Setup of build 6:
## alu
module alu(
		input  FPUCLK,
		input  [31:0] A, B,
		input  [2:0]  CTRL,
		output reg [31:0] OUT
	);
make LEC_CHECK=0 CAP_MARGIN=20 CELL_PAD_IN_SITES_DETAIL_PLACEMENT=0 CORE_ASPECT_RATIO=1.12 CORE_MARGIN=2 CORE_UTILIZATION=16 MIN_ROUTING_LAYER=met2 PLACE_DENSITY_LB_ADDON=0.19 SETUP_SLACK_MARGIN=0.57 SLEW_MARGIN=20 finish   # period 5.5 ns
run.sh (not shown) runs the stock make flow with config.mk's settings and CLKGATE_MAP_FILE=.
Changes in build 53 relative to build 6:
- PLACE_DENSITY_LB_ADDON: 0.19 -> unset
- MIN_ROUTING_LAYER: met2 -> unset
- CELL_PAD_IN_SITES_DETAIL_PLACEMENT: 0 -> 1
- CORE_ASPECT_RATIO: 1.12 -> unset
- CORE_UTILIZATION: 16 -> 40
- CTS_CLUSTER_SIZE: unset -> 73
- SETUP_SLACK_MARGIN: 0.57 -> -0.47
[summary]
Build 6 closes out successfully: all stages finished, all timing, DRC and antenna checks passed. Although it ran to completion, build 53 produced a layout that fails the final checks because of setup timing. On clock power, build 53 does better than build 6. The higher final setup slack of the worst path of build 53 and build 6 is in build 6. Clock skew of build 6 is on par with build 53. Build 53 has detailed-route wire length below what build 6 had. What build 6 reported for worst supply voltage drop on vdd has to be multiplied by 0.820 to get the figure for build 53. [compare] base=build 6 new=build 53: portion of total power attributed to combinational logic went down by 0.2 points, number of buffers outside the clock class in the layout went down by 49, global-route usage went up by 7.5 points.
Relative to build 53, the following input files were edited for build 74:
- SETUP_SLACK_MARGIN changed from -0.47 to -0.23
- CORE_UTILIZATION changed from 40 to 56
- CTS_CLUSTER_SIZE removed (was 73)
- TNS_END_PERCENT newly set to 5
- CELL_PAD_IN_SITES_DETAIL_PLACEMENT removed (was 1)
- the clock period (ns, I/O delays scaled along) changed from 5.5 to 2.95
Findings:
- From build 74 to build 53, boundary pin count did not move at all.
- There was hardly any difference in insertion delay at the late pin of the worst-skew pair between build 53 and build 74.
- Going from build 53 to build 74, the sequential share of layout area was found to have gone down by 4.4 points.
- Finished, but not clean: build 74, with setup timing.
- The run with more routed wire is build 53, not build 74.
Input changes introduced in build 62 (baseline for comparison: build 74):
- CORE_UTILIZATION now 72, was 56
- SETUP_SLACK_MARGIN no longer set, was -0.23
- the clock period (ns, I/O delays scaled along) now 1.26, was 2.95
==> comparison <==
The log for build 62 ends in 4_1_cts with error DPL-0038, so the run never completed.
[compare] base=build 74 new=build 62: cell area after placement went up 3.1%; half-perimeter wire length of the detailed placement result up 38%; die size shows a reduction of about 22%; placeable core region now smaller; cell total after placement essentially unchanged.
Build 74 -> build 62: proportion of synthesized flip-flops having asynchronous set or reset delta 0, exact match
Relative to build 74, overall die width has gone down in build 62.
On starting utilization of the core area, the lower figure sits with build 74, not build 62.
Weighted congestion reported at the end of routability-driven placement: lower on build 74
The following lists how build 86 was set up differently from build 62:
- TNS_END_PERCENT removed (was 5)
- CTS_CLUSTER_SIZE newly set to 10
- CTS_CLUSTER_DIAMETER newly set to 338
- ABC_AREA newly set to 1
- the clock period (ns, I/O delays scaled along) changed from 1.26 to 4.65
[summary]
Of build 62 and build 86, the run reporting the higher net count after synthesis was build 86. Across both runs, final weighted congestion in routability-driven placement was lower for build 86 than for build 62. Build 86: all stages done; final checks FAILED (setup timing). Build 62 has higher synthesized-area fraction occupied by ao, oa, aoi and oai cells than build 86. Compared with build 62, build 86 shows total cells reported by yosys after synthesis that has gone up by more than 10%. Synthesized cell count grows by more than 10% when moving from build 62 to build 86. Summary of build 86 over build 62: placed standard-cell area now smaller, synthesized area now larger, die size now larger.

---

alu again, from the RTL that the note above started with.
==> flow/design.v (excerpt) <==
module alu(
		input  FPUCLK,
		input  [31:0] A, B,
		input  [2:0]  CTRL,
		output reg [31:0] OUT
	);
make LEC_CHECK=0 CAP_MARGIN=20 CELL_PAD_IN_SITES_DETAIL_PLACEMENT=1 CELL_PAD_IN_SITES_GLOBAL_PLACEMENT=1 CORE_MARGIN=2 CORE_UTILIZATION=69 CTS_CLUSTER_DIAMETER=58 CTS_CLUSTER_SIZE=41 GPL_TIMING_DRIVEN=1 HOLD_SLACK_MARGIN=-0.07 MAX_ROUTING_LAYER=met5 PLACE_DENSITY_LB_ADDON=0.13 SETUP_SLACK_MARGIN=0.02 SLEW_MARGIN=20 finish   # period 6.92 ns
The starting point did not get past 3_1_place_gp_skip_io (FLW-0024).
==> next run, changes <==
==> flow/config.mk (replaced) <==
export PLATFORM = sky130hd
export DESIGN_NAME = alu
export DESIGN_NICKNAME = alu
export VERILOG_FILES = /design/flow/design.v
export SDC_FILE = /design/flow/constraint.sdc
export NUM_CORES = 4
export LEC_CHECK = 0
export CAP_MARGIN = 20
export CORE_MARGIN = 2
export CORE_UTILIZATION = 66
export CTS_CLUSTER_SIZE = 17
export SLEW_MARGIN = 20
==> flow/constraint.sdc (replaced) <==
create_clock -name core_clock -period 5.15 [get_ports {FPUCLK}]
set_input_delay 1.0300 -clock core_clock [delete_from_list [all_inputs] [get_ports {FPUCLK}]]
set_output_delay 1.0300 -clock core_clock [all_outputs]
set_load 0.01 [all_outputs]
Outcome: The changed run completed, yet does not pass: setup timing; synthesized area is unchanged; die size rose by 4.4%; synthesized cell count is unchanged.
==> next run, changes <==
--- a/flow/config.mk
+++ b/flow/config.mk
@@ -11 +11 @@
-export CTS_CLUSTER_SIZE = 17
+export SETUP_SLACK_MARGIN = 0.97
==> flow/constraint.sdc (replaced) <==
create_clock -name core_clock -period 3.75 [get_ports {FPUCLK}]
set_input_delay 0.7500 -clock core_clock [delete_from_list [all_inputs] [get_ports {FPUCLK}]]
set_output_delay 0.7500 -clock core_clock [all_outputs]
set_load 0.01 [all_outputs]
=> Now the flow ended with an error in 5_1_grt; area after synthesis stays the same; die size does not change; synthesized cell count is unchanged.
==> next run, changes <==
--- a/flow/config.mk
+++ b/flow/config.mk
@@ -10,2 +10 @@
-export CORE_UTILIZATION = 66
-export SETUP_SLACK_MARGIN = 0.97
+export CORE_UTILIZATION = 40
==> flow/constraint.sdc (replaced) <==
create_clock -name core_clock -period 5.5 [get_ports {FPUCLK}]
set_input_delay 1.1000 -clock core_clock [delete_from_list [all_inputs] [get_ports {FPUCLK}]]
set_output_delay 1.1000 -clock core_clock [all_outputs]
set_load 0.01 [all_outputs]
What happened: The changed run went through all stages and came out clean. Synthesized cell count does not change. Die size is higher by about 60%. Area after synthesis stays the same.
Power and IR drop assume default switching activity.
